### flow/design.v
module LASER (
    input CLK,
    input RST,
    input [3:0] X,
    input [3:0] Y,
    output reg [3:0] C1X,
    output reg [3:0] C1Y,
    output reg [3:0] C2X,
    output reg [3:0] C2Y,
    output reg DONE
);
    localparam S_IDLE           = 4'd0;
    localparam S_READ           = 4'd1;
    localparam S_INIT_C1        = 4'd2;
    localparam S_CALC_C1        = 4'd3;
    localparam S_UPDATE_C1      = 4'd4;
    localparam S_INIT_C2        = 4'd5;
    localparam S_CALC_C2        = 4'd6;
    localparam S_UPDATE_C2      = 4'd7;
    localparam S_CHECK_CONV     = 4'd8;
    localparam S_DONE           = 4'd9;
    localparam S_WAIT           = 4'd10;
    reg [3:0] state;
    reg [5:0] pixel_count;
    reg [3:0] X_MEM [0:39];
    reg [3:0] Y_MEM [0:39];
    reg [5:0] mark_data;        
    reg [3:0] index_X, index_Y; 
    reg [5:0] current_hit_count;
    reg [5:0] best_hit_count;
    reg [3:0] best_c1x, best_c1y;
    reg [3:0] best_c2x, best_c2y;
    reg [3:0] old_c1x, old_c1y, old_c2x, old_c2y;
    reg p0_scan, p1_scan, p2_scan, p3_scan;    
    reg p0_fix,  p1_fix,  p2_fix,  p3_fix;     
    reg hit0, hit1, hit2, hit3;                
    reg [3:0] fixed_cx, fixed_cy;
    always @(posedge CLK or posedge RST) begin
        if (RST) begin
            state <= S_IDLE;
            pixel_count <= 0;
            DONE <= 0;
            C1X <= 0; C1Y <= 0; C2X <= 0; C2Y <= 0;
            mark_data <= 0;
            index_X <= 0; index_Y <= 0;
            current_hit_count <= 0; best_hit_count <= 0;
            best_c1x <= 0; best_c1y <= 0; best_c2x <= 0; best_c2y <= 0;
        end
        else begin
            case(state)
                S_IDLE: begin
                    DONE <= 0;
                    state <= S_READ;
                    best_c1x <= 0; best_c1y <= 0; best_c2x <= 0; best_c2y <= 0;
                    X_MEM[pixel_count] <= X;
                    Y_MEM[pixel_count] <= Y;
                    pixel_count <= pixel_count + 1;
                end
                S_READ: begin
                    X_MEM[pixel_count] <= X;
                    Y_MEM[pixel_count] <= Y;
                    if (pixel_count >= 39) begin
                        pixel_count <= 0;
                        state <= S_INIT_C1; 
                    end
                    else begin
                        pixel_count <= pixel_count + 1;
                    end
                end
                S_INIT_C1: begin
                    index_X <= 0;
                    index_Y <= 0;
                    best_hit_count <= 0; 
                    old_c1x <= best_c1x; old_c1y <= best_c1y;
                    old_c2x <= best_c2x; old_c2y <= best_c2y;
                    state <= S_CALC_C1;
                    mark_data <= 0;
                    current_hit_count <= 0;
                end
                S_CALC_C1: begin
                    current_hit_count <= current_hit_count + hit0 + hit1 + hit2 + hit3;
                    if (mark_data == 36) begin
                        state <= S_UPDATE_C1;
                        mark_data <= 0;
                    end
                    else begin
                        mark_data <= mark_data + 4;
                    end
                end
                S_UPDATE_C1: begin
                    if (current_hit_count >= best_hit_count) begin
                        best_hit_count <= current_hit_count;
                        best_c1x <= index_X;
                        best_c1y <= index_Y;
                    end
                    current_hit_count <= 0;
                    if (index_X == 15 && index_Y == 15) begin
                        state <= S_INIT_C2;
                    end
                    else begin
                        if (index_X == 15) begin
                            index_X <= 0;
                            index_Y <= index_Y + 1;
                        end else begin
                            index_X <= index_X + 1;
                        end
                        state <= S_CALC_C1; 
                    end
                end
                S_INIT_C2: begin
                    index_X <= 0;
                    index_Y <= 0;
                    best_hit_count <= 0; 
                    state <= S_CALC_C2;
                    mark_data <= 0;
                    current_hit_count <= 0;
                end
                S_CALC_C2: begin
                    current_hit_count <= current_hit_count + hit0 + hit1 + hit2 + hit3;
                    if (mark_data == 36) begin
                        state <= S_UPDATE_C2;
                        mark_data <= 0;
                    end
                    else begin
                        mark_data <= mark_data + 4;
                    end
                end
                S_UPDATE_C2: begin
                    if (current_hit_count >= best_hit_count) begin
                        best_hit_count <= current_hit_count;
                        best_c2x <= index_X;
                        best_c2y <= index_Y;
                    end
                    current_hit_count <= 0;
                    if (index_X == 15 && index_Y == 15) begin
                        state <= S_CHECK_CONV; 
                    end
                    else begin
                        if (index_X == 15) begin
                            index_X <= 0;
                            index_Y <= index_Y + 1;
                        end else begin
                            index_X <= index_X + 1;
                        end
                        state <= S_CALC_C2;
                    end
                end
                S_CHECK_CONV: begin
                    if (old_c1x == best_c1x && old_c1y == best_c1y && 
                        old_c2x == best_c2x && old_c2y == best_c2y) begin
                        state <= S_DONE;
                    end
                    else begin
                        state <= S_INIT_C1;
                    end
                end
                S_DONE: begin
                    C1X <= best_c1x; C1Y <= best_c1y;
                    C2X <= best_c2x; C2Y <= best_c2y;
                    DONE <= 1;
                    state <= S_WAIT;
                end
                S_WAIT: begin
                    DONE <= 0;
                    state <= S_IDLE;
                end
                default: state <= S_IDLE;
            endcase
        end
    end
    function check_hit;
        input [3:0] tx, ty, cx, cy;
        reg [3:0] abs_dx, abs_dy;
        begin
            abs_dx = (tx >= cx) ? (tx - cx) : (cx - tx);
            abs_dy = (ty >= cy) ? (ty - cy) : (cy - ty);
            if ( (abs_dx + abs_dy <= 4) || (abs_dx == 2 && abs_dy == 3) || (abs_dx == 3 && abs_dy == 2) )
                check_hit = 1'b1;
            else
                check_hit = 1'b0;
        end
    endfunction
    always @(*) begin
        if (state == S_CALC_C1) begin
            fixed_cx = best_c2x;
            fixed_cy = best_c2y;
        end
        else begin 
            fixed_cx = best_c1x;
            fixed_cy = best_c1y;
        end
    end
    always @(*) begin
        p0_scan = check_hit(X_MEM[mark_data],   Y_MEM[mark_data],   index_X, index_Y);
        p1_scan = check_hit(X_MEM[mark_data+1], Y_MEM[mark_data+1], index_X, index_Y);
        p2_scan = check_hit(X_MEM[mark_data+2], Y_MEM[mark_data+2], index_X, index_Y);
        p3_scan = check_hit(X_MEM[mark_data+3], Y_MEM[mark_data+3], index_X, index_Y);
        p0_fix = check_hit(X_MEM[mark_data],   Y_MEM[mark_data],   fixed_cx, fixed_cy);
        p1_fix = check_hit(X_MEM[mark_data+1], Y_MEM[mark_data+1], fixed_cx, fixed_cy);
        p2_fix = check_hit(X_MEM[mark_data+2], Y_MEM[mark_data+2], fixed_cx, fixed_cy);
        p3_fix = check_hit(X_MEM[mark_data+3], Y_MEM[mark_data+3], fixed_cx, fixed_cy);
        hit0 = p0_scan || p0_fix;
        hit1 = p1_scan || p1_fix;
        hit2 = p2_scan || p2_fix;
        hit3 = p3_scan || p3_fix;
    end
endmodule
### flow/run.sh
#!/bin/bash
# the make line also repeats each setting of config.mk as NAME=value (left out here)
make -C /OpenROAD-flow-scripts/flow DESIGN_CONFIG=/design/flow/config.mk WORK_HOME=/design/flow/orfs CLKGATE_MAP_FILE= finish
### flow/config.mk
export PLATFORM = sky130hd
export DESIGN_NAME = LASER
export DESIGN_NICKNAME = LASER
export VERILOG_FILES = /design/flow/design.v
export SDC_FILE = /design/flow/constraint.sdc
export NUM_CORES = 4
export LEC_CHECK = 0
export CAP_MARGIN = 20
export CORE_MARGIN = 2
export CORE_UTILIZATION = 71
export CTS_CLUSTER_DIAMETER = 277
export GPL_TIMING_DRIVEN = 1
export MIN_ROUTING_LAYER = met1
export PLACE_DENSITY = 0.65
export SETUP_SLACK_MARGIN = 1.38
export SLEW_MARGIN = 20
### flow/constraint.sdc
create_clock -name core_clock -period 5.11 [get_ports {CLK}]
set_input_delay 1.0220 -clock core_clock [delete_from_list [all_inputs] [get_ports {CLK}]]
set_output_delay 1.0220 -clock core_clock [all_outputs]
set_load 0.01 [all_outputs]
==> results of run 1 <==
-- through the flow --
step | setup WS (ps) | cell area [um2]
finish | -2160 | 27600
CTS | -1000 | 27100
detailed placement | -1330 | 25300
global route | -2160 | 27600
global placement | -1020 | 25300
floorplan | -782 | 22100
-- final cells by class --
type | count | area [um2]
Tap cell | 396 | 495
Clock buffer | 49 | 1040
Antenna cell | 4 | 10.0
Timing Repair Buffer | 406 | 3290
Sequential cell | 410 | 11900
Inverter | 140 | 528
Multi-Input combinational cell | 1158 | 10100
Clock inverter | 20 | 183
Fill cell | 1078 | 2880
-- metal layers --
metal,vias to the layer above,track usage (%)
met5,-,0
met2,2337,77.2
met4,2,37.2
met1,8990,55.7
li1,7395,-
met3,927,16.5
-- timing repair --
item                                    CTS  global route
resized                                  83            95
setup buffers                            18            11
pin swaps                                33            52
endpoints found under the setup margin    6             6
==> results.sh, run 1 <==
# source this file to load flow results
export IMPL_first_pass_iters=12
export IMPL_cp_top_family="adder cells"
export IMPL_p_sw_w=0.00154
export IMPL_cts_htree_levels=2
export IMPL_avgRoutedWirePerCell_um=34.7
export IMPL_clock_sinks=410
export IMPL_ys_top_cells_by_count="336 x edfxtp_1, 168 x ha_1, 140 x inv_1, 116 x nand2_1, 87 x nor2_1"
export IMPL_drt_iter0_markers=3567
export IMPL_hold_end="state[0]"
export IMPL_dieWidth_um=180
export IMPL_warnings=92
export IMPL_pwr_share_clk_pct=45.6
export IMPL_adder_share_pct=13.5
export IMPL_topCombFamilyByArea="AND-OR/OR-AND gates"
export IMPL_insertion_delay_ps=570
export IMPL_ys_sh_mux_pct=3.67
export IMPL_cts_buffers=39
export IMPL_initCoreUtil_pct=72.0
export IMPL_track_usage_pct=49.1
export IMPL_cts_root_buf="clkbuf_16"
export IMPL_m1WireLength_mm=25.7
export IMPL_final_core_util_pct=90.6
export IMPL_maxCapViolCount=1
export IMPL_top_cell="edfxtp_1"
export IMPL_layout_setup_ws_ps=-2160
export IMPL_slew_viol_final=9
export IMPL_p_comb_w=0.0000771
export IMPL_topCellsByArea="edfxtp_1 46%, ha_1 9.6%, dfrtp_1 8.3%"
export IMPL_so_faults="capacitance limit, slew limit, setup timing"
export IMPL_postSynthSeqShare_pct=54.4
export IMPL_finalNonFillerCells=2583
export IMPL_grt_max_degree=49
export IMPL_cp_depth=30
export IMPL_ff_type="edfxtp_1"
export IMPL_dp_hpwl_mm=46.9
export IMPL_tritoncts="built"
export IMPL_ys_cells=1763
export IMPL_wl_met2_mm=38.2
export IMPL_p_seq_share_pct=53.3
export IMPL_ys_area_um2=22000
export IMPL_die_area_um2=32400
export IMPL_crit_type="reg2reg"
export IMPL_wl_met3_mm=14.5
export IMPL_top_power_group="registers"
export IMPL_overflow=0
export IMPL_grt_pass1_wl_mm=118
export IMPL_p_per_area_nw_per_um2=245
export IMPL_crit_path_top_delay_cell="nor2_1"
export IMPL_r2r_end="current_hit_count[2]"
export IMPL_ff2ff_path_depth=30
export IMPL_synth_area_um2=22000
export IMPL_crit_fanout=7
export IMPL_edf_count=336
export IMPL_sequentialPower_w=0.00361
export IMPL_drc=0
export IMPL_routed_wl_mm=89.6
export IMPL_cp_start_kind="register"
export IMPL_top_layer="met5"
export IMPL_r2r_setup_slack_ps=-2160
export IMPL_finalNetCount=2376
export IMPL_whs_path_depth=0
export IMPL_synthArstFlopShare_pct=18.0
export IMPL_antenna_found_initial=3
export IMPL_min_period_ps=7270
export IMPL_clk_pin_slew_ps=70
export IMPL_setup_viol=6
export IMPL_cpPeakStageDelay_ps=830
export IMPL_rows=64
export IMPL_yosysTopAreaCell="edfxtp_1"
export IMPL_finalSetupTns_ps=-12450
export IMPL_holdWs_ps=425
export IMPL_slew_headroom_pct=-8.80
export IMPL_cp_num_buf_inv=5
export IMPL_ir_worst_vdd_uv=491
export IMPL_max_slew_worst_pin_slew_ps=1630
export IMPL_synthCells=1763
export IMPL_final_hold_violation_count=0
export IMPL_viasPerCell=7.61
export IMPL_fin_skew_ps=21.7
export IMPL_power_leakage_nw=11.3
export IMPL_rsz0062_at_grt="true"
export IMPL_avgSynthCellArea_um2=12.5
export IMPL_place_congestion=0.965
export IMPL_aoi_share_pct=14.6
export IMPL_crit_arrival_ps=7700
export IMPL_drtAntennaViolNets=0
export IMPL_ctsLongestPathBuffers=3
export IMPL_pg_clk_w=0.00309
export IMPL_simple_gate_share_pct=8.23
export IMPL_first_global_vias=19050
export IMPL_fmax_ghz=0.137
export IMPL_synthDistinctLibCells=70
export IMPL_ys_warn_count=3
export IMPL_pin_count=27
export IMPL_outcome="finished with violations"
export IMPL_critPathLaunch="mark_data[3]"
export IMPL_die_h_um=180
export IMPL_p_int_w=0.00523
export IMPL_ys_sh_xor_pct=2.07
export IMPL_fin_crit_sh_pct=142
export IMPL_finalPower_w=0.00678
export IMPL_ctsHoldBuffers=0
export IMPL_area_growth_pct=25.8
export IMPL_ys_flops=410
export IMPL_top_area_share_pct=45.9
export IMPL_combPwrFrac_pct=1.1
export IMPL_r2r_start="mark_data[3]"
export IMPL_hold_start="state[4]"
export IMPL_dp_cells=2481
export IMPL_syn_num_nets=1984
export IMPL_hp_class="reg2reg"
export IMPL_cp_endpoint="current_hit_count[2]"
export IMPL_vias=19651
export IMPL_core_um2=30500
export IMPL_cp_end_kind="register"
export IMPL_worstPathRequired_ps=5530
export IMPL_portBuffers=26
export IMPL_p_sw_share_pct=22.8
==> run 2, diff against run 1 <==
SETUP_SLACK_MARGIN = default   (was 1.38)
clock period = 4.16 ns   (was 5.11 ns; I/O delays follow)
==> results.sh, run 2 <==
# physical design summary
export IMPL_pin_count=27
export IMPL_synth_area_um2=22000
export IMPL_ys_warn_count=3
export IMPL_initCoreUtil_pct=72.0
export IMPL_edf_count=336
export IMPL_topCombFamilyByArea="AND-OR/OR-AND gates"
export IMPL_ys_sh_mux_pct=3.67
export IMPL_dieWidth_um=180
export IMPL_top_area_share_pct=45.9
export IMPL_cts_buffers=40
export IMPL_portBuffers=26
export IMPL_ys_top_cells_by_count="336 x edfxtp_1, 168 x ha_1, 140 x inv_1, 116 x nand2_1, 87 x nor2_1"
export IMPL_syn_num_nets=1984
export IMPL_clock_sinks=410
export IMPL_aoi_share_pct=14.6
export IMPL_ys_sh_xor_pct=2.07
export IMPL_place_congestion=0.971
export IMPL_ys_flops=410
export IMPL_rows=64
export IMPL_ys_cells=1763
export IMPL_die_h_um=180
export IMPL_avgSynthCellArea_um2=12.5
export IMPL_synthDistinctLibCells=70
export IMPL_adder_share_pct=13.5
export IMPL_ys_area_um2=22000
export IMPL_core_um2=30500
export IMPL_lastStage="global routing (5_1_grt)"
export IMPL_topCellsByArea="edfxtp_1 46%, ha_1 9.6%, dfrtp_1 8.3%"
export IMPL_ff_type="edfxtp_1"
export IMPL_yosysTopAreaCell="edfxtp_1"
export IMPL_postSynthSeqShare_pct=54.4
export IMPL_cts_htree_levels=2
export IMPL_dp_hpwl_mm=47.3
export IMPL_simple_gate_share_pct=8.23
export IMPL_die_area_um2=32400
export IMPL_pre_cts_ws_ps=-2220
export IMPL_outcome="stopped before the end"
export IMPL_top_cell="edfxtp_1"
export IMPL_synthCells=1763
export IMPL_ctsLongestPathBuffers=3
export IMPL_synthArstFlopShare_pct=18.0
export IMPL_placed_area_um2=25900
export IMPL_cts_root_buf="clkbuf_16"
run 2: stage by stage:
step                TNS [ps]  instances
detailed placement    -12590       2552
floorplan              -9570       1763
CTS                   -11610       2641
global placement      -11700       2552
run 2: repair_timing:
item                                    CTS
gates resized                           122
endpoints found under the hold margin     0
setup buffers                            15
pin swaps                                38
endpoints found under the setup margin    6
hold buffers                              0
==> run 3, diff against run 2 <==
CORE_UTILIZATION = 40   (was 71)
CTS_CLUSTER_DIAMETER = 239   (was 277)
GPL_TIMING_DRIVEN = default   (was 1)
MIN_ROUTING_LAYER = met2   (was met1)
PLACE_DENSITY = default   (was 0.65)
SETUP_SLACK_MARGIN = -0.3   (was default)
clock period = 5.52 ns   (was 4.16 ns; I/O delays follow)
==> results.sh, run 3 <==
# source this file to load flow results
export IMPL_cp_top_family="AND-OR/OR-AND gates"
export IMPL_groute_layer_met2_usage_pct=42.4
export IMPL_max_slew_worst_pin_slew_ps=1140
export IMPL_postSynthSeqShare_pct=54.4
export IMPL_track_usage_pct=35.8
export IMPL_portBuffers=26
export IMPL_die_h_um=238
export IMPL_sequentialPower_w=0.00335
export IMPL_top_cell="edfxtp_1"
export IMPL_ys_top_cells_by_count="336 x edfxtp_1, 168 x ha_1, 140 x inv_1, 116 x nand2_1, 87 x nor2_1"
export IMPL_hp_class="reg2reg"
export IMPL_drc=0
export IMPL_insertion_delay_ps=610
export IMPL_p_sw_w=0.00133
export IMPL_dieWidth_um=238
export IMPL_core_um2=54000
export IMPL_ys_warn_count=3
export IMPL_grt_max_degree=46
export IMPL_p_int_w=0.00480
export IMPL_slew_headroom_pct=23.6
export IMPL_cp_end_kind="register"
export IMPL_grt_use_met1_pct=0
export IMPL_drtAntennaViolNets=0
export IMPL_crit_path_top_delay_cell="fa_2"
export IMPL_avgRoutedWirePerCell_um=23.7
export IMPL_aoi_share_pct=14.6
export IMPL_synthArstFlopShare_pct=18.0
export IMPL_r2r_start="mark_data[2]"
export IMPL_maxCapViolCount=0
export IMPL_finalNetCount=2376
export IMPL_p_comb_w=0.0000665
export IMPL_ys_flops=410
export IMPL_synthDistinctLibCells=70
export IMPL_worstPathRequired_ps=6020
export IMPL_finalSetupTns_ps=-4100
export IMPL_layout_setup_ws_ps=-790
export IMPL_top_power_group="registers"
export IMPL_grt_busiest_layer="met3"
export IMPL_ff2ff_path_depth=26
export IMPL_warnings=90
export IMPL_outcome="finished with violations"
export IMPL_grt_pass1_wl_mm=102
export IMPL_r2r_end="current_hit_count[1]"
export IMPL_fin_crit_sh_pct=114
export IMPL_place_congestion=1.01
export IMPL_r2r_setup_slack_ps=-790
export IMPL_routed_wl_mm=68.2
export IMPL_ctsLongestPathBuffers=3
export IMPL_crit_type="reg2reg"
export IMPL_ys_sh_xor_pct=2.07
export IMPL_vias=22042
export IMPL_synthCells=1763
export IMPL_adder_share_pct=13.5
export IMPL_combPwrFrac_pct=1.1
export IMPL_antenna_found_initial=0
export IMPL_ff_type="edfxtp_1"
export IMPL_cp_depth=26
export IMPL_cts_htree_levels=2
export IMPL_crit_fanout=13
export IMPL_die_area_um2=56800
export IMPL_top_area_share_pct=45.9
export IMPL_first_global_vias=24816
export IMPL_so_faults="setup timing"
export IMPL_syn_num_nets=1984
export IMPL_p_sw_share_pct=21.6
export IMPL_pg_clk_w=0.00272
export IMPL_rsz0062_at_grt="true"
export IMPL_cpPeakStageDelay_ps=550
export IMPL_cp_num_buf_inv=6
export IMPL_min_period_ps=6310
export IMPL_cp_start_kind="register"
export IMPL_initCoreUtil_pct=40.7
export IMPL_rows=85
export IMPL_ir_worst_vdd_uv=261
export IMPL_pin_count=27
export IMPL_crit_arrival_ps=6810
export IMPL_clock_sinks=410
export IMPL_topCellsByArea="edfxtp_1 46%, ha_1 9.6%, dfrtp_1 8.3%"
export IMPL_overflow=0
export IMPL_fmax_ghz=0.158
export IMPL_viasPerCell=7.65
export IMPL_tritoncts="built"
export IMPL_first_pass_iters=14
export IMPL_hold_start="state[4]"
export IMPL_slew_viol_final=0
export IMPL_p_per_area_nw_per_um2=219
export IMPL_topCombFamilyByArea="AND-OR/OR-AND gates"
export IMPL_critPathLaunch="mark_data[2]"
export IMPL_ys_cells=1763
export IMPL_edf_count=336
export IMPL_cts_buffers=43
export IMPL_ctsHoldBuffers=0
export IMPL_simple_gate_share_pct=8.23
export IMPL_ys_area_um2=22000
export IMPL_drt_iter0_markers=4745
export IMPL_p_seq_share_pct=54.6
export IMPL_clk_pin_slew_ps=60
export IMPL_fin_skew_ps=38.8
export IMPL_globalRouteMet3Util_pct=47.2
export IMPL_pwr_share_clk_pct=44.4
export IMPL_antennaDiodeCount=0
export IMPL_dp_hpwl_mm=47.3
export IMPL_setup_viol=6
export IMPL_yosysTopAreaCell="edfxtp_1"
export IMPL_cp_endpoint="current_hit_count[1]"
export IMPL_cts_root_buf="clkbuf_16"
export IMPL_whs_path_depth=0
export IMPL_synth_area_um2=22000
export IMPL_final_hold_violation_count=0
export IMPL_avgSynthCellArea_um2=12.5
export IMPL_power_leakage_nw=11.3
export IMPL_hold_end="state[0]"
export IMPL_ys_sh_mux_pct=3.67
export IMPL_area_growth_pct=27.5
export IMPL_holdWs_ps=379
## run 3: cell type report
class | instances | area [um2]
Tap cell | 696 | 871
Fill cell | 4651 | 26000
Timing Repair Buffer | 401 | 3220
Sequential cell | 410 | 11900
Inverter | 140 | 529
Clock inverter | 22 | 158
Clock buffer | 53 | 1110
Multi-Input combinational cell | 1159 | 10200
## run 3: metal layers
| metal | part of all wire (%) | wire [um] |
|---|---|---|
| met5 | 1.2 | 828 |
| met4 | 9.5 | 6510 |
| met3 | 40 | 27600 |
| met2 | 49 | 33300 |
| met1 | 0 | 0 |
## run 3: metrics by stage
stage	cell area, um2	utilization (%)	worst slack (ps)	power, W	std cells
floorplan	22100	-	-372	0.00342	1763
global placement	25600	47.4	-956	0.00347	2782
detailed placement	25600	47.4	-952	0.00347	2782
CTS	27600	51.1	-671	0.00611	2877
global route	28000	51.8	-1010	0.00626	2881
finish	28000	51.8	-790	0.00613	2881
## run 3: what timing repair did
item	CTS	global route
endpoints found under the setup margin	6	6
cloned	1	1
pin swaps	46	40
resized	122	67
setup buffers	26	4
==> run 4, diff against run 3 <==
CAP_MARGIN = 35   (was 20)
CORE_ASPECT_RATIO = 1.78   (was default)
CORE_MARGIN = 8   (was 2)
CORE_UTILIZATION = 67   (was 40)
CTS_CLUSTER_DIAMETER = 316   (was 239)
GPL_ROUTABILITY_DRIVEN = 0   (was default)
MAX_ROUTING_LAYER = met4   (was default)
PLACE_DENSITY_LB_ADDON = 0.18   (was default)
SETUP_SLACK_MARGIN = -0.27   (was -0.3)
clock period = 4.69 ns   (was 5.52 ns; I/O delays follow)
==> results.sh, run 4 <==
# physical design summary
export IMPL_ys_cells=1763
export IMPL_ff_type="edfxtp_1"
export IMPL_ys_area_um2=22000
export IMPL_cts_buffers=35
export IMPL_topCellsByArea="edfxtp_1 46%, ha_1 9.6%, dfrtp_1 8.3%"
export IMPL_topCombFamilyByArea="AND-OR/OR-AND gates"
export IMPL_ys_sh_xor_pct=2.07
export IMPL_simple_gate_share_pct=8.23
export IMPL_cts_root_buf="clkbuf_16"
export IMPL_core_um2=32400
export IMPL_aoi_share_pct=14.6
export IMPL_synthDistinctLibCells=70
export IMPL_outcome="stopped before the end"
export IMPL_rows=88
export IMPL_lastStage="global routing (5_1_grt)"
export IMPL_top_cell="edfxtp_1"
export IMPL_avgSynthCellArea_um2=12.5
export IMPL_placed_area_um2=25700
export IMPL_adder_share_pct=13.5
export IMPL_error_line="[ERROR GRT-0232] Routing congestion too high. Check the congestion heatmap in the GUI."
export IMPL_ys_flops=410
export IMPL_dp_cells=2534
export IMPL_initCoreUtil_pct=67.9
export IMPL_ys_warn_count=3
export IMPL_edf_count=336
export IMPL_portBuffers=26
export IMPL_track_usage_pct=66.7
export IMPL_ys_top_cells_by_count="336 x edfxtp_1, 168 x ha_1, 140 x inv_1, 116 x nand2_1, 87 x nor2_1"
export IMPL_dp_hpwl_mm=48.5
export IMPL_ctsHoldBuffers=0
export IMPL_synthCells=1763
export IMPL_clock_sinks=410
export IMPL_yosysTopAreaCell="edfxtp_1"
export IMPL_ys_sh_mux_pct=3.67
export IMPL_pin_count=27
export IMPL_synth_area_um2=22000
export IMPL_synthArstFlopShare_pct=18.0
export IMPL_die_h_um=258
export IMPL_top_area_share_pct=45.9
export IMPL_die_area_um2=39100
export IMPL_postSynthSeqShare_pct=54.4
export IMPL_cts_htree_levels=2
export IMPL_dieWidth_um=152
export IMPL_overflow=1
export IMPL_syn_num_nets=1984
export IMPL_ctsLongestPathBuffers=3
run 4: repair_timing:
action	CTS
buffers inserted	24
pin swaps	44
resized	142
endpoints found under the setup margin	6
endpoints found under the hold margin	0
run 4: through the flow:
stage	utilization [%]	power, W	hold slack, ps	setup TNS [ps]	worst slack (ps)
global placement	79.4	0.00408	365	-8260	-1510
detailed placement	79.4	0.00409	380	-9310	-1660
floorplan	-	0.00402	352	-6390	-1200
CTS	84.9	0.00676	392	-7180	-1280
run 4: routing by layer:
metal	GRT usage, %	overflow
met2	72.4	0
met1	-	-
met3	69.9	0
met4	48.9	1
met5	-	-
==> run 5, diff against run 4 <==
ABC_AREA = 1   (was default)
CAP_MARGIN = 15   (was 35)
CORE_ASPECT_RATIO = default   (was 1.78)
CORE_MARGIN = 2   (was 8)
CORE_UTILIZATION = 68   (was 67)
CTS_CLUSTER_DIAMETER = 29   (was 316)
GPL_ROUTABILITY_DRIVEN = default   (was 0)
MAX_ROUTING_LAYER = default   (was met4)
MIN_ROUTING_LAYER = default   (was met2)
PLACE_DENSITY_LB_ADDON = default   (was 0.18)
SETUP_SLACK_MARGIN = 1.45   (was -0.27)
clock period = 5.39 ns   (was 4.69 ns; I/O delays follow)
==> results.sh, run 5 <==
# source this file to load flow results
export IMPL_outcome="finished with violations"
export IMPL_so_faults="setup timing"
export IMPL_dp_hpwl_mm=44.3
export IMPL_pg_clk_w=0.00469
export IMPL_holdWs_ps=411
export IMPL_core_um2=32700
export IMPL_ff2ff_path_depth=34
export IMPL_drtAntennaViolNets=0
export IMPL_postSynthSeqShare_pct=52.6
export IMPL_p_seq_share_pct=41.9
export IMPL_first_global_vias=20286
export IMPL_ys_top_cells_by_count="533 x nand2_1, 342 x inv_1, 336 x edfxtp_1, 168 x ha_1, 146 x nor2_1"
export IMPL_area_growth_pct=27.0
export IMPL_yosysTopAreaCell="edfxtp_1"
export IMPL_insertion_delay_ps=630
export IMPL_cp_end_kind="register"
export IMPL_power_leakage_nw=12.6
export IMPL_crit_fanout=8
export IMPL_seqCellArea_um2=11900
export IMPL_aoi_share_pct=7.85
export IMPL_topCombFamilyByArea="simple AND/OR/NAND/NOR gates"
export IMPL_die_h_um=187
export IMPL_crit_arrival_ps=6610
export IMPL_finalNetCount=2845
export IMPL_sequentialPower_w=0.00343
export IMPL_combPwrFrac_pct=0.9
export IMPL_cpPeakStageDelay_ps=530
export IMPL_simple_gate_share_pct=16.7
export IMPL_finalPower_w=0.00819
export IMPL_slew_viol_final=0
export IMPL_finalSetupTns_ps=-3600
export IMPL_hp_class="reg2reg"
export IMPL_cp_start_kind="register"
export IMPL_syn_num_nets=2515
export IMPL_ir_worst_vdd_uv=549
export IMPL_ys_cells=2294
export IMPL_ys_sh_xor_pct=2.66
export IMPL_p_comb_w=0.0000746
export IMPL_cts_buffers=74
export IMPL_rsz0062_at_grt="true"
export IMPL_cts_root_buf="clkbuf_16"
export IMPL_track_usage_pct=45.1
export IMPL_critPathLaunch="mark_data[3]"
export IMPL_max_slew_worst_pin_slew_ps=1180
export IMPL_setup_viol=6
export IMPL_p_per_area_nw_per_um2=284
export IMPL_r2r_setup_slack_ps=-740
export IMPL_pin_count=27
export IMPL_ys_warn_count=3
export IMPL_die_area_um2=34800
export IMPL_grt_pass1_wl_mm=118
export IMPL_synthArstFlopShare_pct=18.0
export IMPL_warnings=92
export IMPL_routed_wl_mm=82.7
export IMPL_drc=0
export IMPL_crit_type="reg2reg"
export IMPL_p_int_w=0.00629
export IMPL_antenna_found_initial=3
export IMPL_vias=20436
export IMPL_placed_area_um2=25500
export IMPL_ctsLongestPathBuffers=3
export IMPL_fin_skew_ps=31.6
export IMPL_top_cell="nand2_1"
export IMPL_tritoncts="built"
export IMPL_drt_iter0_markers=3384
export IMPL_grt_max_degree=46
export IMPL_avgRoutedWirePerCell_um=26.5
export IMPL_cp_depth=34
export IMPL_viasPerCell=6.54
export IMPL_cp_top_family="adder cells"
export IMPL_adder_share_pct=13.1
export IMPL_p_sw_w=0.00190
export IMPL_top_area_share_pct=44.5
export IMPL_place_congestion=0.941
export IMPL_min_period_ps=6130
export IMPL_initCoreUtil_pct=69.4
export IMPL_cp_num_buf_inv=8
export IMPL_dp_cells=2964
export IMPL_fin_crit_sh_pct=114
export IMPL_finalInstanceArea_um2=28800
export IMPL_pwr_share_clk_pct=57.2
export IMPL_clk_pin_slew_ps=50
export IMPL_ys_sh_mux_pct=0
export IMPL_synthDistinctLibCells=47
export IMPL_synthCells=2294
export IMPL_overflow=0
export IMPL_final_hold_violation_count=0
export IMPL_first_pass_iters=10
export IMPL_hold_start="state[4]"
export IMPL_maxCapViolCount=0
export IMPL_ys_area_um2=22700
export IMPL_portBuffers=26
export IMPL_layout_setup_ws_ps=-740
export IMPL_synth_area_um2=22700
export IMPL_rows=66
export IMPL_fmax_ghz=0.163
export IMPL_slew_headroom_pct=21.2
export IMPL_r2r_start="mark_data[3]"
export IMPL_whs_path_depth=0
export IMPL_comb_area_um2=10000
export IMPL_worstPathRequired_ps=5870
export IMPL_clock_sinks=410
export IMPL_crit_path_top_delay_cell="fa_1"
export IMPL_fillers=1457
export IMPL_r2r_end="current_hit_count[4]"
export IMPL_cp_endpoint="current_hit_count[4]"
export IMPL_ff_type="edfxtp_1"
export IMPL_avgSynthCellArea_um2=9.89
export IMPL_topCellsByArea="edfxtp_1 44%, ha_1 9.3%, nand2_1 8.8%"
export IMPL_cts_htree_levels=3
export IMPL_top_power_group="clock"
export IMPL_ys_flops=410
export IMPL_hold_end="state[0]"
export IMPL_p_sw_share_pct=23.2
export IMPL_dieWidth_um=187
export IMPL_edf_count=336
export IMPL_finalNonFillerCells=3123
export IMPL_ctsHoldBuffers=0
==> run 5: per-layer routing <==
metal,global-route usage [%],up-vias,share of wire [%]
met2,72.2,2009,45
met3,12.5,689,14
met5,0.412,-,0.081
li1,-,8359,-
met4,32.0,4,9.7
met1,52.6,9375,32
==> run 5: what timing repair did <==
action | 4_1_cts | 5_1_grt
endpoints found under the hold margin | 0 | 0
pin swaps | 39 | 58
cloned | 1 | 0
buffers inserted | 15 | 10
setup endpoints to repair | 6 | 6
resized | 73 | 100
==> run 5: final cells by class <==
cell class              instances  area share, %
flip-flops and latches        410           41.5
multi-input cells            1471           34.7
repair buffers                307           8.78
clock buffers                  89           6.91
inverters                     359           4.78
well taps                     442           1.92
clock inverters                43           1.40
repair inverters                1         0.0261
diodes                          1        0.00868
==> run 5: per-stage QoR <==
| step | util, % | setup slack, ps |
|---|---|---|
| floorplan | - | 233 |
| global placement | 78.1 | -158 |
| detailed placement | 78.1 | -359 |
| CTS | 86.7 | -213 |
| global route | 88.1 | -846 |
| finish | 88.1 | -740 |
==> run 6, diff against run 5 <==
ABC_AREA = default   (was 1)
CAP_MARGIN = 20   (was 15)
CORE_UTILIZATION = 72   (was 68)
CTS_CLUSTER_DIAMETER = 277   (was 29)
GPL_TIMING_DRIVEN = 1   (was default)
MIN_ROUTING_LAYER = met1   (was default)
SETUP_SLACK_MARGIN = default   (was 1.45)
clock period = 4.15 ns   (was 5.39 ns; I/O delays follow)
==> results.sh, run 6 <==
# physical design summary
export IMPL_outcome="stopped before the end"
export IMPL_lastStage="global routing (5_1_grt)"
export IMPL_error_line="[ERROR GRT-0116] Global routing finished with congestion. Check the congestion regions in the DRC Viewer."
export IMPL_rows=63
export IMPL_place_congestion=0.962
export IMPL_postSynthSeqShare_pct=54.4
export IMPL_ys_flops=410
export IMPL_synth_area_um2=22000
export IMPL_ctsLongestPathBuffers=3
export IMPL_cts_root_buf="clkbuf_16"
export IMPL_ys_top_cells_by_count="336 x edfxtp_1, 168 x ha_1, 140 x inv_1, 116 x nand2_1, 87 x nor2_1"
export IMPL_edf_count=336
export IMPL_ys_cells=1763
export IMPL_dieWidth_um=179
export IMPL_initCoreUtil_pct=73.5
export IMPL_die_area_um2=31900
export IMPL_synthCells=1763
export IMPL_track_usage_pct=75.7
export IMPL_ys_warn_count=3
export IMPL_synthArstFlopShare_pct=18.0
export IMPL_syn_num_nets=1984
export IMPL_topCombFamilyByArea="AND-OR/OR-AND gates"
export IMPL_cts_buffers=40
export IMPL_avgSynthCellArea_um2=12.5
export IMPL_top_cell="edfxtp_1"
export IMPL_die_h_um=179
export IMPL_cts_htree_levels=2
export IMPL_core_um2=29900
export IMPL_yosysTopAreaCell="edfxtp_1"
export IMPL_simple_gate_share_pct=8.23
export IMPL_ff_type="edfxtp_1"
export IMPL_adder_share_pct=13.5
export IMPL_portBuffers=26
export IMPL_ys_area_um2=22000
export IMPL_ys_sh_xor_pct=2.07
export IMPL_overflow=25
export IMPL_ctsHoldBuffers=0
export IMPL_dp_hpwl_mm=50.2
export IMPL_ys_sh_mux_pct=3.67
export IMPL_pre_cts_ws_ps=-2240
export IMPL_pin_count=27
export IMPL_aoi_share_pct=14.6
export IMPL_synthDistinctLibCells=70
export IMPL_topCellsByArea="edfxtp_1 46%, ha_1 9.6%, dfrtp_1 8.3%"
export IMPL_clock_sinks=410
export IMPL_dp_cells=2564
export IMPL_top_area_share_pct=45.9
## run 6: timing repair
item                                    4_1_cts
pin swaps                                    59
endpoints found under the setup margin        6
hold endpoints to repair                      0
buffers inserted                             29
resized                                     150
gates cloned                                  0
## run 6: through the flow
stage	hold slack, ps	total power (W)	setup TNS (ps)	instance area, um2
detailed placement	367	0.00462	-12770	25900
CTS	402	0.00830	-12820	28100
floorplan	352	0.00455	-9630	22100
global placement	364	0.00462	-11060	25900
## run 6: per-layer routing
| layer | track usage (%) | overflow |
|---|---|---|
| met1 | 76.0 | 0 |
| met5 | 26.1 | 0 |
| met2 | 91.0 | 12 |
| met4 | 74.0 | 13 |
| met3 | 62.7 | 0 |
==> run 7, diff against run 6 <==
ABC_AREA = 1   (was default)
CTS_CLUSTER_DIAMETER = 206   (was 277)
HOLD_SLACK_MARGIN = -0.08   (was default)
MAX_ROUTING_LAYER = met4   (was default)
PLACE_DENSITY = 0.37   (was default)
SETUP_SLACK_MARGIN = 1.47   (was default)
SLEW_MARGIN = 0   (was 20)
clock period = 5.97 ns   (was 4.15 ns; I/O delays follow)
==> results.sh, run 7 <==
# source this file to load flow results
export IMPL_crit_type="reg2reg"
export IMPL_clk_pin_slew_ps=70
export IMPL_finalNetCount=2681
export IMPL_rows=65
export IMPL_antenna_found_initial=0
export IMPL_cp_end_kind="register"
export IMPL_r2r_setup_slack_ps=140
export IMPL_pre_cts_ws_ps=73.4
export IMPL_p_seq_share_pct=54.8
export IMPL_layout_setup_ws_ps=137
export IMPL_ff_type="edfxtp_1"
export IMPL_postSynthSeqShare_pct=52.6
export IMPL_ys_top_cells_by_count="533 x nand2_1, 342 x inv_1, 336 x edfxtp_1, 168 x ha_1, 146 x nor2_1"
export IMPL_critPathLaunch="mark_data[2]"
export IMPL_crit_fanout=11
export IMPL_setup_viol=0
export IMPL_drtAntennaViolNets=0
export IMPL_whs_path_depth=0
export IMPL_cts_buffers=40
export IMPL_drc=0
export IMPL_aoi_share_pct=7.85
export IMPL_clock_sinks=410
export IMPL_simple_gate_share_pct=16.7
export IMPL_drt_iter0_markers=2627
export IMPL_r2r_start="mark_data[2]"
export IMPL_antennaDiodeCount=0
export IMPL_cp_num_buf_inv=7
export IMPL_grt_pass1_wl_mm=96.6
export IMPL_power_leakage_nw=11.5
export IMPL_insertion_delay_ps=570
export IMPL_area_growth_pct=18.6
export IMPL_globalRouteMet3Util_pct=5.70
export IMPL_synthDistinctLibCells=47
export IMPL_cpPeakStageDelay_ps=540
export IMPL_fillers=1549
export IMPL_p_int_w=0.00447
export IMPL_grt_max_degree=41
export IMPL_syn_num_nets=2515
export IMPL_overflow=0
export IMPL_dieWidth_um=182
export IMPL_ys_sh_mux_pct=0
export IMPL_viasPerCell=6.41
export IMPL_cts_root_buf="clkbuf_16"
export IMPL_final_hold_violation_count=0
export IMPL_adder_share_pct=13.1
export IMPL_tritoncts="built"
export IMPL_place_congestion=0.974
export IMPL_ys_area_um2=22700
export IMPL_p_per_area_nw_per_um2=210
export IMPL_hp_class="reg2reg"
export IMPL_groute_layer_met2_usage_pct=63.9
export IMPL_topCombFamilyByArea="simple AND/OR/NAND/NOR gates"
export IMPL_ctsLongestPathBuffers=3
export IMPL_r2r_end="current_hit_count[2]"
export IMPL_routed_wl_mm=68.1
export IMPL_synthCells=2294
export IMPL_ctsHoldBuffers=0
export IMPL_maxCapViolCount=0
export IMPL_hold_start="state[4]"
export IMPL_outcome="no timing/DRC/antenna violations"
export IMPL_slew_headroom_pct=20.9
export IMPL_fin_crit_sh_pct=97.7
export IMPL_top_cell="nand2_1"
export IMPL_grt_use_met1_pct=49.8
export IMPL_cp_start_kind="register"
export IMPL_ys_cells=2294
export IMPL_fmax_ghz=0.171
export IMPL_sequentialPower_w=0.00309
export IMPL_critPathMostFrequentCell="fa_2"
export IMPL_grt_busiest_layer="met2"
export IMPL_pwr_share_clk_pct=44.1
export IMPL_p_sw_share_pct=20.7
export IMPL_cp_depth=31
export IMPL_combPwrFrac_pct=1.1
export IMPL_min_period_ps=5830
export IMPL_crit_path_top_delay_cell="fa_2"
export IMPL_ir_worst_vdd_uv=384
export IMPL_avgRoutedWirePerCell_um=23.6
export IMPL_pin_count=27
export IMPL_p_comb_w=0.0000601
export IMPL_yosysTopAreaCell="edfxtp_1"
export IMPL_cp_endpoint="current_hit_count[2]"
export IMPL_worstPathRequired_ps=6430
export IMPL_ys_sh_xor_pct=2.66
export IMPL_pg_clk_w=0.00249
export IMPL_warnings=92
export IMPL_cp_top_family="adder cells"
export IMPL_synthArstFlopShare_pct=18.0
export IMPL_final_core_util_pct=86.0
export IMPL_slew_viol_final=0
export IMPL_edf_count=336
export IMPL_hold_end="state[0]"
export IMPL_crit_arrival_ps=6300
export IMPL_ys_flops=410
export IMPL_finalPower_w=0.00564
export IMPL_first_global_vias=17637
export IMPL_initCoreUtil_pct=72.5
export IMPL_top_power_group="registers"
export IMPL_ff2ff_path_depth=31
export IMPL_top_area_share_pct=44.5
export IMPL_p_sw_w=0.00117
export IMPL_topCellsByArea="edfxtp_1 44%, ha_1 9.3%, nand2_1 8.8%"
export IMPL_rsz0062_at_grt="true"
export IMPL_dp_hpwl_mm=42.2
export IMPL_first_pass_iters=7
export IMPL_die_h_um=182
export IMPL_ys_warn_count=3
export IMPL_vias=18513
export IMPL_fin_skew_ps=52.8
export IMPL_synth_area_um2=22700
export IMPL_core_um2=31300
export IMPL_track_usage_pct=39.9
export IMPL_cts_htree_levels=2
export IMPL_avgSynthCellArea_um2=9.89
export IMPL_max_slew_worst_pin_slew_ps=1180
export IMPL_portBuffers=26
export IMPL_die_area_um2=32900
run 7: routing by layer:
| metal | part of all wire (%) | routed length (um) |
|---|---|---|
| met1 | 33 | 22800 |
| met2 | 48 | 32600 |
| met3 | 11 | 7670 |
| met4 | 7.4 | 5020 |
| met5 | 0 | 0 |
run 7: cell type report:
class | count | area, um2 | area share (%)
timing repair buffer | 178 | 1650 | 6.15
clock buffer | 46 | 1020 | 3.80
clock inverter | 22 | 225 | 0.837
tap | 402 | 503 | 1.87
multi-input combinational | 1471 | 10200 | 37.7
inverter | 359 | 1400 | 5.21
sequential | 410 | 11900 | 44.4
run 7: metrics by stage:
stage	cells	instance area [um2]	setup TNS (ps)	hold slack (ps)
2_1_floorplan	2294	23000	0	356
3_3_place_gp	2748	24100	0	377
3_5_place_dp	2748	24100	0	371
4_1_cts	2851	26300	0	398
5_1_grt	2888	26900	-215	412
6_report	2888	26900	0	401
run 7: timing repair:
item / CTS / global route
pin swaps: 63 / 66
resized: 119 / 86
endpoints found under the setup margin: 6 / 6
setup buffers: 32 / 35
cloned: 3 / 2
==> run 8, diff against run 7 <==
CTS_CLUSTER_DIAMETER = default   (was 206)
GPL_TIMING_DRIVEN = default   (was 1)
HOLD_SLACK_MARGIN = default   (was -0.08)
MAX_ROUTING_LAYER = default   (was met4)
MIN_ROUTING_LAYER = default   (was met1)
PLACE_DENSITY = default   (was 0.37)
SETUP_SLACK_MARGIN = default   (was 1.47)
SLEW_MARGIN = 20   (was 0)
clock period = 4.24 ns   (was 5.97 ns; I/O delays follow)
==> results.sh, run 8 <==
# physical design summary
export IMPL_outcome="stopped before the end"
export IMPL_lastStage="global routing (5_1_grt)"
export IMPL_error_line="[ERROR GRT-0232] Routing congestion too high. Check the congestion heatmap in the GUI."
export IMPL_synthArstFlopShare_pct=18.0
export IMPL_syn_num_nets=2515
export IMPL_track_usage_pct=74.5
export IMPL_rows=65
export IMPL_synthDistinctLibCells=47
export IMPL_yosysTopAreaCell="edfxtp_1"
export IMPL_aoi_share_pct=7.85
export IMPL_postSynthSeqShare_pct=52.6
export IMPL_pin_count=27
export IMPL_top_area_share_pct=44.5
export IMPL_core_um2=31300
export IMPL_edf_count=336
export IMPL_topCellsByArea="edfxtp_1 44%, ha_1 9.3%, nand2_1 8.8%"
export IMPL_ys_area_um2=22700
export IMPL_ctsLongestPathBuffers=3
export IMPL_ys_sh_xor_pct=2.66
export IMPL_overflow=24
export IMPL_pre_cts_ws_ps=-1560
export IMPL_ctsHoldBuffers=0
export IMPL_dieWidth_um=182
export IMPL_ys_sh_mux_pct=0
export IMPL_cts_buffers=40
export IMPL_ys_cells=2294
export IMPL_synthCells=2294
export IMPL_initCoreUtil_pct=72.5
export IMPL_cts_root_buf="clkbuf_16"
export IMPL_dp_hpwl_mm=48.1
export IMPL_die_area_um2=32900
export IMPL_ys_warn_count=3
export IMPL_synth_area_um2=22700
export IMPL_topCombFamilyByArea="simple AND/OR/NAND/NOR gates"
export IMPL_die_h_um=182
export IMPL_clock_sinks=410
export IMPL_ys_flops=410
export IMPL_ff_type="edfxtp_1"
export IMPL_cts_htree_levels=2
export IMPL_top_cell="nand2_1"
export IMPL_adder_share_pct=13.1
export IMPL_simple_gate_share_pct=16.7
export IMPL_ys_top_cells_by_count="533 x nand2_1, 342 x inv_1, 336 x edfxtp_1, 168 x ha_1, 146 x nor2_1"
export IMPL_portBuffers=26
export IMPL_place_congestion=0.956
export IMPL_avgSynthCellArea_um2=9.89
## run 8: what timing repair did
item	in CTS
setup endpoints to repair	6
resized	92
setup buffers	15
pin swaps	34
## run 8: stage by stage
| stage | cell area (um2) | instances |
|---|---|---|
| after floorplan | 23000 | 2294 |
| after global placement | 26600 | 3068 |
| after detailed placement | 26600 | 3068 |
| after CTS | 28300 | 3155 |
## run 8: metal layers
metal | overflow | GRT usage [%]
met5 | 0 | 21.2
met4 | 13 | 71.3
met3 | 0 | 60.5
met2 | 11 | 92.0
met1 | 0 | 74.8
==> run 9, diff against run 8 <==
ABC_AREA = default   (was 1)
CELL_PAD_IN_SITES_GLOBAL_PLACEMENT = 1   (was default)
CORE_ASPECT_RATIO = 1.71   (was default)
CORE_MARGIN = 7   (was 2)
CORE_UTILIZATION = 28   (was 72)
CTS_CLUSTER_DIAMETER = 277   (was default)
GPL_ROUTABILITY_DRIVEN = 0   (was default)
GPL_TIMING_DRIVEN = 1   (was default)
HOLD_SLACK_MARGIN = 0.28   (was default)
MIN_ROUTING_LAYER = met2   (was default)
PLACE_DENSITY_LB_ADDON = 0.2   (was default)
SETUP_SLACK_MARGIN = 1.98   (was default)
SLEW_MARGIN = 40   (was 20)
TNS_END_PERCENT = 10   (was default)
clock period = 7.38 ns   (was 4.24 ns; I/O delays follow)
==> results.sh, run 9 <==
# source this file to load flow results
export IMPL_outcome="no timing/DRC/antenna violations"
export IMPL_crit_path_top_delay_cell="fa_1"
export IMPL_pin_count=27
export IMPL_r2r_end="current_hit_count[1]"
export IMPL_drtAntennaViolNets=0
export IMPL_topCombFamilyByArea="AND-OR/OR-AND gates"
export IMPL_first_pass_iters=9
export IMPL_die_area_um2=86800
export IMPL_synthDistinctLibCells=70
export IMPL_cts_root_buf="clkbuf_16"
export IMPL_p_int_w=0.00367
export IMPL_ys_area_um2=22000
export IMPL_p_seq_share_pct=53.5
export IMPL_cp_top_family="adder cells"
export IMPL_vias=20800
export IMPL_rows=134
export IMPL_top_cell="edfxtp_1"
export IMPL_maxCapViolCount=0
export IMPL_drc=0
export IMPL_dp_hpwl_mm=54.4
export IMPL_ys_sh_mux_pct=3.67
export IMPL_hold_start="state[4]"
export IMPL_crit_type="reg2reg"
export IMPL_whs_path_depth=0
export IMPL_r2r_setup_slack_ps=890
export IMPL_cpPeakStageDelay_ps=590
export IMPL_crit_arrival_ps=7010
export IMPL_track_usage_pct=26.4
export IMPL_final_hold_violation_count=0
export IMPL_cp_end_kind="register"
export IMPL_rsz0062_at_grt="true"
export IMPL_finalNetCount=2140
export IMPL_max_slew_worst_pin_slew_ps=930
export IMPL_overflow=0
export IMPL_crit_fanout=6
export IMPL_pwr_share_clk_pct=45.4
export IMPL_adder_share_pct=13.5
export IMPL_hold_end="state[0]"
export IMPL_r2r_start="mark_data[2]"
export IMPL_finalSetupTns_ps=0
export IMPL_fin_skew_ps=58.2
export IMPL_clk_pin_slew_ps=60
export IMPL_routed_wl_mm=79.0
export IMPL_ys_flops=410
export IMPL_core_um2=77800
export IMPL_warnings=92
export IMPL_critPathLaunch="mark_data[2]"
export IMPL_initCoreUtil_pct=28.2
export IMPL_syn_num_nets=1984
export IMPL_setup_viol=0
export IMPL_cp_depth=27
export IMPL_insertion_delay_ps=610
export IMPL_combPwrFrac_pct=1.1
export IMPL_area_growth_pct=21.6
export IMPL_p_sw_w=0.00101
export IMPL_worstPathRequired_ps=7900
export IMPL_dieWidth_um=228
export IMPL_power_leakage_nw=10.2
export IMPL_ys_cells=1763
export IMPL_finalNonFillerCells=2970
export IMPL_cts_buffers=40
export IMPL_synth_area_um2=22000
export IMPL_slew_headroom_pct=38.0
export IMPL_clock_sinks=410
export IMPL_ys_warn_count=3
export IMPL_cp_start_kind="register"
export IMPL_cp_endpoint="current_hit_count[1]"
export IMPL_grt_pass1_wl_mm=113
export IMPL_ys_top_cells_by_count="336 x edfxtp_1, 168 x ha_1, 140 x inv_1, 116 x nand2_1, 87 x nor2_1"
export IMPL_simple_gate_share_pct=8.23
export IMPL_sequentialPower_w=0.00250
export IMPL_top_power_group="registers"
export IMPL_ctsHoldBuffers=0
export IMPL_first_global_vias=22832
export IMPL_ff2ff_path_depth=27
export IMPL_topCellsByArea="edfxtp_1 46%, ha_1 9.6%, dfrtp_1 8.3%"
export IMPL_aoi_share_pct=14.6
export IMPL_postSynthSeqShare_pct=54.4
export IMPL_ff_type="edfxtp_1"
export IMPL_p_comb_w=0.0000527
export IMPL_p_per_area_nw_per_um2=175
export IMPL_dp_cells=2839
export IMPL_portBuffers=26
export IMPL_avgRoutedWirePerCell_um=26.6
export IMPL_die_h_um=380
export IMPL_cp_num_buf_inv=3
export IMPL_fin_crit_sh_pct=88.0
export IMPL_tritoncts="built"
export IMPL_cts_htree_levels=2
export IMPL_ctsLongestPathBuffers=3
export IMPL_yosysTopAreaCell="edfxtp_1"
export IMPL_viasPerCell=7.00
export IMPL_fmax_ghz=0.154
export IMPL_antenna_found_initial=0
export IMPL_avgSynthCellArea_um2=12.5
export IMPL_slew_viol_final=0
export IMPL_top_area_share_pct=45.9
export IMPL_synthArstFlopShare_pct=18.0
export IMPL_hp_class="reg2reg"
export IMPL_pg_clk_w=0.00212
export IMPL_p_sw_share_pct=21.6
export IMPL_grt_max_degree=41
export IMPL_min_period_ps=6490
export IMPL_ys_sh_xor_pct=2.07
export IMPL_ir_worst_vdd_uv=149
export IMPL_drt_iter0_markers=4206
export IMPL_synthCells=1763
export IMPL_edf_count=336
==> run 9: cell type report <==
| cell class | count | area, um2 |
|---|---|---|
| Timing Repair Buffer | 168 | 1520 |
| Clock inverter | 23 | 298 |
| Inverter | 140 | 532 |
| Sequential cell | 410 | 11900 |
| Multi-Input combinational cell | 1159 | 10100 |
| Tap cell | 1020 | 1280 |
| Antenna cell | 1 | 2.50 |
| Fill cell | 7669 | 51100 |
| Clock buffer | 49 | 1030 |
==> run 9: layer usage <==
metal	track usage (%)	part of all wire (%)
met3	29.7	34
met2	35.9	55
met4	6.02	11
met5	5.69	0.61
met1	-	0
==> run 9: metrics by stage <==
step | instance area [um2] | util (%) | total power, W | worst slack (ps) | hold WS [ps]
2_1_floorplan | 22100 | - | 0.00256 | 1490 | 352
3_3_place_gp | 24000 | 30.9 | 0.00260 | 302 | 363
3_5_place_dp | 24100 | 31.0 | 0.00260 | 189 | 376
4_1_cts | 26400 | 33.9 | 0.00470 | 1090 | 392
5_1_grt | 26700 | 34.3 | 0.00479 | 679 | 410
6_report | 26700 | 34.3 | 0.00468 | 889 | 384
==> run 9: what timing repair did <==
item                       CTS  global route
gates resized              131            36
setup buffers               42            11
gates cloned                 3             1
setup endpoints to repair    6             6
pin swaps                   40            23
==> run 10, diff against run 9 <==
CAP_MARGIN = 40   (was 20)
CORE_MARGIN = 4   (was 7)
GPL_TIMING_DRIVEN = 0   (was 1)
HOLD_SLACK_MARGIN = 0.01   (was 0.28)
TNS_END_PERCENT = 45   (was 10)
==> results.sh, run 10 <==
# source this file to load flow results
export IMPL_first_global_vias=22404
export IMPL_tritoncts="built"
export IMPL_p_comb_w=0.0000503
export IMPL_combPwrFrac_pct=1.1
export IMPL_critPathLaunch="mark_data[3]"
export IMPL_layout_setup_ws_ps=993
export IMPL_die_h_um=374
export IMPL_avgRoutedWirePerCell_um=26.3
export IMPL_r2r_start="mark_data[3]"
export IMPL_ir_worst_vdd_uv=173
export IMPL_pre_cts_ws_ps=-590
export IMPL_whs_path_depth=0
export IMPL_maxCapViolCount=0
export IMPL_synthDistinctLibCells=70
export IMPL_initCoreUtil_pct=28.2
export IMPL_ff_type="edfxtp_1"
export IMPL_synthCells=1763
export IMPL_cts_buffers=39
export IMPL_slew_headroom_pct=43.3
export IMPL_clock_sinks=410
export IMPL_worstPathRequired_ps=7880
export IMPL_critPathMostFrequentCell="fa_2"
export IMPL_pg_clk_w=0.00220
export IMPL_holdWs_ps=378
export IMPL_cp_endpoint="current_hit_count[1]"
export IMPL_adder_share_pct=13.5
export IMPL_clk_pin_slew_ps=70
export IMPL_finalNetCount=2112
export IMPL_top_power_group="registers"
export IMPL_fmax_ghz=0.157
export IMPL_r2r_end="current_hit_count[1]"
export IMPL_dp_hpwl_mm=54.9
export IMPL_pwr_share_clk_pct=46.3
export IMPL_synthArstFlopShare_pct=18.0
export IMPL_outcome="no timing/DRC/antenna violations"
export IMPL_rows=134
export IMPL_viasPerCell=6.94
export IMPL_fin_skew_ps=41.6
export IMPL_insertion_delay_ps=580
export IMPL_rsz0062_at_grt="true"
export IMPL_ys_area_um2=22000
export IMPL_hp_class="reg2reg"
export IMPL_ys_top_cells_by_count="336 x edfxtp_1, 168 x ha_1, 140 x inv_1, 116 x nand2_1, 87 x nor2_1"
export IMPL_cp_depth=29
export IMPL_top_cell="edfxtp_1"
export IMPL_warnings=90
export IMPL_fin_crit_sh_pct=86.5
export IMPL_aoi_share_pct=14.6
export IMPL_area_growth_pct=22.8
export IMPL_portBuffers=26
export IMPL_postSynthSeqShare_pct=54.4
export IMPL_seqCellArea_um2=11900
export IMPL_pin_count=27
export IMPL_topCellsByArea="edfxtp_1 46%, ha_1 9.6%, dfrtp_1 8.3%"
export IMPL_fillers=7611
export IMPL_final_hold_violation_count=0
export IMPL_yosysTopAreaCell="edfxtp_1"
export IMPL_power_leakage_nw=10.1
export IMPL_drc=0
export IMPL_hold_start="state[7]"
export IMPL_ff2ff_path_depth=29
export IMPL_topCombFamilyByArea="AND-OR/OR-AND gates"
export IMPL_grt_pass1_wl_mm=111
export IMPL_ys_sh_mux_pct=3.67
export IMPL_p_sw_w=0.00101
export IMPL_cts_root_buf="clkbuf_16"
export IMPL_first_pass_iters=8
export IMPL_setup_viol=0
export IMPL_avgSynthCellArea_um2=12.5
export IMPL_top_area_share_pct=45.9
export IMPL_cts_htree_levels=2
export IMPL_ys_flops=410
export IMPL_ys_sh_xor_pct=2.07
export IMPL_vias=20468
export IMPL_p_seq_share_pct=52.6
export IMPL_simple_gate_share_pct=8.23
export IMPL_crit_path_top_delay_cell="fa_1"
export IMPL_max_slew_worst_pin_slew_ps=850
export IMPL_min_period_ps=6390
export IMPL_p_sw_share_pct=21.3
export IMPL_ctsHoldBuffers=0
export IMPL_drt_iter0_markers=3915
export IMPL_ys_warn_count=3
export IMPL_edf_count=336
export IMPL_die_area_um2=83200
export IMPL_hold_end="state[4]"
export IMPL_drtAntennaViolNets=0
export IMPL_cp_end_kind="register"
export IMPL_ys_cells=1763
export IMPL_core_um2=78000
export IMPL_track_usage_pct=27.3
export IMPL_routed_wl_mm=77.6
export IMPL_r2r_setup_slack_ps=990
export IMPL_crit_fanout=6
export IMPL_grt_max_degree=42
export IMPL_antenna_found_initial=0
export IMPL_dieWidth_um=222
export IMPL_comb_area_um2=10300
export IMPL_synth_area_um2=22000
export IMPL_p_per_area_nw_per_um2=176
export IMPL_crit_arrival_ps=6880
export IMPL_sequentialPower_w=0.00250
export IMPL_cp_num_buf_inv=6
export IMPL_slew_viol_final=0
export IMPL_cp_start_kind="register"
export IMPL_crit_type="reg2reg"
export IMPL_ctsLongestPathBuffers=3
export IMPL_p_int_w=0.00374
export IMPL_overflow=0
export IMPL_cp_top_family="adder cells"
export IMPL_cpPeakStageDelay_ps=540
export IMPL_syn_num_nets=1984
-- run 10: layout make-up --
type                       instances  share of cell area, %
sequential                       410                   44.3
antenna                            7                 0.0649
multi-input combinational       1158                   38.4
clock inverter                    26                   1.31
timing repair buffer              87                   3.28
buffer                            55                   2.26
tap                             1020                   4.73
inverter                         140                   2.00
clock buffer                      45                   3.70
-- run 10: layer usage --
| layer | part of all wire [%] | vias to the layer above | global-route usage, % |
|---|---|---|---|
| met3 | 33 | 634 | 30.9 |
| met4 | 11 | 8 | 5.44 |
| li1 | - | 6825 | - |
| met5 | 0.28 | - | 3.75 |
| met1 | 0 | 7027 | - |
| met2 | 56 | 5974 | 37.7 |
-- run 10: what timing repair did --
action | 4_1_cts | 5_1_grt
resized | 193 | 84
gates cloned | 0 | 3
endpoints found under the setup margin | 6 | 6
setup buffers | 39 | 14
pin swaps | 27 | 37
-- run 10: per-stage QoR --
| step | std cells | power (W) | instance area (um2) | util [%] | setup TNS [ps] |
|---|---|---|---|---|---|
| after floorplan | 1763 | 0.00256 | 22100 | - | 0 |
| after global placement | 2809 | 0.00260 | 23600 | 30.3 | -4730 |
| after detailed placement | 2814 | 0.00260 | 23800 | 30.5 | -2750 |
| after CTS | 2924 | 0.00477 | 26300 | 33.7 | 0 |
| after global routing | 2941 | 0.00487 | 27000 | 34.6 | 0 |
| final | 2948 | 0.00475 | 27000 | 34.6 | 0 |
==> run 11, diff against run 10 <==
ABC_AREA = 1   (was default)
CAP_MARGIN = 20   (was 40)
CELL_PAD_IN_SITES_GLOBAL_PLACEMENT = default   (was 1)
CORE_ASPECT_RATIO = default   (was 1.71)
CORE_MARGIN = 2   (was 4)
CORE_UTILIZATION = 71   (was 28)
CTS_CLUSTER_DIAMETER = 168   (was 277)
GPL_ROUTABILITY_DRIVEN = default   (was 0)
GPL_TIMING_DRIVEN = default   (was 0)
HOLD_SLACK_MARGIN = default   (was 0.01)
MIN_ROUTING_LAYER = default   (was met2)
PLACE_DENSITY = 0.37   (was default)
PLACE_DENSITY_LB_ADDON = default   (was 0.2)
SETUP_SLACK_MARGIN = 1.33   (was 1.98)
SLEW_MARGIN = 0   (was 40)
TNS_END_PERCENT = default   (was 45)
clock period = 5.67 ns   (was 7.38 ns; I/O delays follow)
==> results.sh, run 11 <==
# source this file to load flow results
export IMPL_track_usage_pct=39.3
export IMPL_overflow=0
export IMPL_cp_end_kind="register"
export IMPL_top_cell="nand2_1"
export IMPL_fmax_ghz=0.170
export IMPL_critPathLaunch="mark_data[3]"
export IMPL_portBuffers=26
export IMPL_synthArstFlopShare_pct=18.0
export IMPL_dp_cells=2801
export IMPL_ctsLongestPathBuffers=3
export IMPL_cp_endpoint="current_hit_count[4]"
export IMPL_avgSynthCellArea_um2=9.89
export IMPL_cp_start_kind="register"
export IMPL_crit_arrival_ps=6320
export IMPL_so_faults="setup timing"
export IMPL_pin_count=27
export IMPL_drt_iter0_markers=3050
export IMPL_p_int_w=0.00486
export IMPL_ys_flops=410
export IMPL_pg_clk_w=0.00282
export IMPL_cts_buffers=40
export IMPL_drtAntennaViolNets=0
export IMPL_slew_headroom_pct=25.7
export IMPL_grt_max_degree=43
export IMPL_insertion_delay_ps=570
export IMPL_p_seq_share_pct=53.0
export IMPL_p_sw_w=0.00128
export IMPL_cp_depth=34
export IMPL_p_sw_share_pct=20.8
export IMPL_crit_type="reg2reg"
export IMPL_pwr_share_clk_pct=45.9
export IMPL_comb_area_um2=10100
export IMPL_maxCapViolCount=0
export IMPL_ys_sh_xor_pct=2.66
export IMPL_yosysTopAreaCell="edfxtp_1"
export IMPL_max_slew_worst_pin_slew_ps=1110
export IMPL_synthCells=2294
export IMPL_topCombFamilyByArea="simple AND/OR/NAND/NOR gates"
export IMPL_top_power_group="registers"
export IMPL_cts_htree_levels=2
export IMPL_cp_top_family="adder cells"
export IMPL_cts_root_buf="clkbuf_16"
export IMPL_sequentialPower_w=0.00326
export IMPL_finalSetupTns_ps=-675
export IMPL_rsz0062_at_grt="true"
export IMPL_ys_top_cells_by_count="533 x nand2_1, 342 x inv_1, 336 x edfxtp_1, 168 x ha_1, 146 x nor2_1"
export IMPL_seqCellArea_um2=11900
export IMPL_ys_area_um2=22700
export IMPL_r2r_end="current_hit_count[4]"
export IMPL_fin_skew_ps=54.0
export IMPL_hold_end="state[0]"
export IMPL_clock_sinks=410
export IMPL_dp_hpwl_mm=42.5
export IMPL_crit_fanout=16
export IMPL_avgRoutedWirePerCell_um=24.1
export IMPL_clk_pin_slew_ps=60
export IMPL_dieWidth_um=183
export IMPL_topCellsByArea="edfxtp_1 44%, ha_1 9.3%, nand2_1 8.8%"
export IMPL_ys_sh_mux_pct=0
export IMPL_place_congestion=0.963
export IMPL_grt_pass1_wl_mm=99.2
export IMPL_ff_type="edfxtp_1"
export IMPL_drc=0
export IMPL_finalNetCount=2717
export IMPL_min_period_ps=5880
export IMPL_aoi_share_pct=7.85
export IMPL_p_per_area_nw_per_um2=227
export IMPL_fillers=1552
export IMPL_cpPeakStageDelay_ps=530
export IMPL_setup_viol=4
export IMPL_r2r_start="mark_data[3]"
export IMPL_fin_crit_sh_pct=104
export IMPL_viasPerCell=6.41
export IMPL_top_area_share_pct=44.5
export IMPL_final_hold_violation_count=0
export IMPL_finalPower_w=0.00614
export IMPL_ir_worst_vdd_uv=331
export IMPL_power_leakage_nw=11.7
export IMPL_rows=65
export IMPL_die_area_um2=33400
export IMPL_tritoncts="built"
export IMPL_pre_cts_ws_ps=-40.9
export IMPL_edf_count=336
export IMPL_r2r_setup_slack_ps=-210
export IMPL_crit_path_top_delay_cell="fa_2"
export IMPL_ff2ff_path_depth=34
export IMPL_worstPathRequired_ps=6110
export IMPL_postSynthSeqShare_pct=52.6
export IMPL_hold_start="state[4]"
export IMPL_routed_wl_mm=70.6
export IMPL_ctsHoldBuffers=0
export IMPL_first_global_vias=18149
export IMPL_initCoreUtil_pct=72.1
export IMPL_die_h_um=183
export IMPL_area_growth_pct=19.3
export IMPL_adder_share_pct=13.1
export IMPL_slew_viol_final=0
export IMPL_hp_class="reg2reg"
export IMPL_ys_warn_count=3
export IMPL_vias=18788
export IMPL_warnings=92
export IMPL_synth_area_um2=22700
export IMPL_layout_setup_ws_ps=-212
export IMPL_ys_cells=2294
export IMPL_final_core_util_pct=86.0
export IMPL_first_pass_iters=8
export IMPL_cp_num_buf_inv=8
export IMPL_combPwrFrac_pct=1.1
export IMPL_core_um2=31500
export IMPL_finalNonFillerCells=2929
export IMPL_antenna_found_initial=0
export IMPL_whs_path_depth=0
export IMPL_p_comb_w=0.0000664
export IMPL_simple_gate_share_pct=16.7
export IMPL_antennaDiodeCount=0
export IMPL_syn_num_nets=2515
export IMPL_synthDistinctLibCells=47
export IMPL_outcome="finished with violations"
-- run 11: area by class of cell --
type,instances,area share (%)
Tap cell,402,1.86
Sequential cell,410,44.1
Clock inverter,25,1.20
Clock buffer,48,3.81
Multi-Input combinational cell,1471,37.1
Inverter,359,5.13
Timing Repair Buffer,214,6.75
-- run 11: stage by stage --
step	area, um2	hold WS [ps]
4_1_cts	26200	383
2_1_floorplan	23000	356
5_1_grt	27100	402
3_3_place_gp	24500	364
6_report	27100	383
3_5_place_dp	24500	365
-- run 11: layer usage --
| layer | GRT usage (%) | routed length (um) |
|---|---|---|
| met2 | 66.4 | 33500 |
| met3 | 6.33 | 8110 |
| met5 | 0 | 0 |
| met4 | 23.3 | 5870 |
| met1 | 48.2 | 23100 |
-- run 11: what timing repair did --
item | CTS | global route
pin swaps | 30 | 58
gates cloned | 1 | 0
endpoints found under the setup margin | 6 | 6
setup buffers | 20 | 34
gates resized | 53 | 143
Power figures rest on the tool's default switching activity, not on a simulated workload.
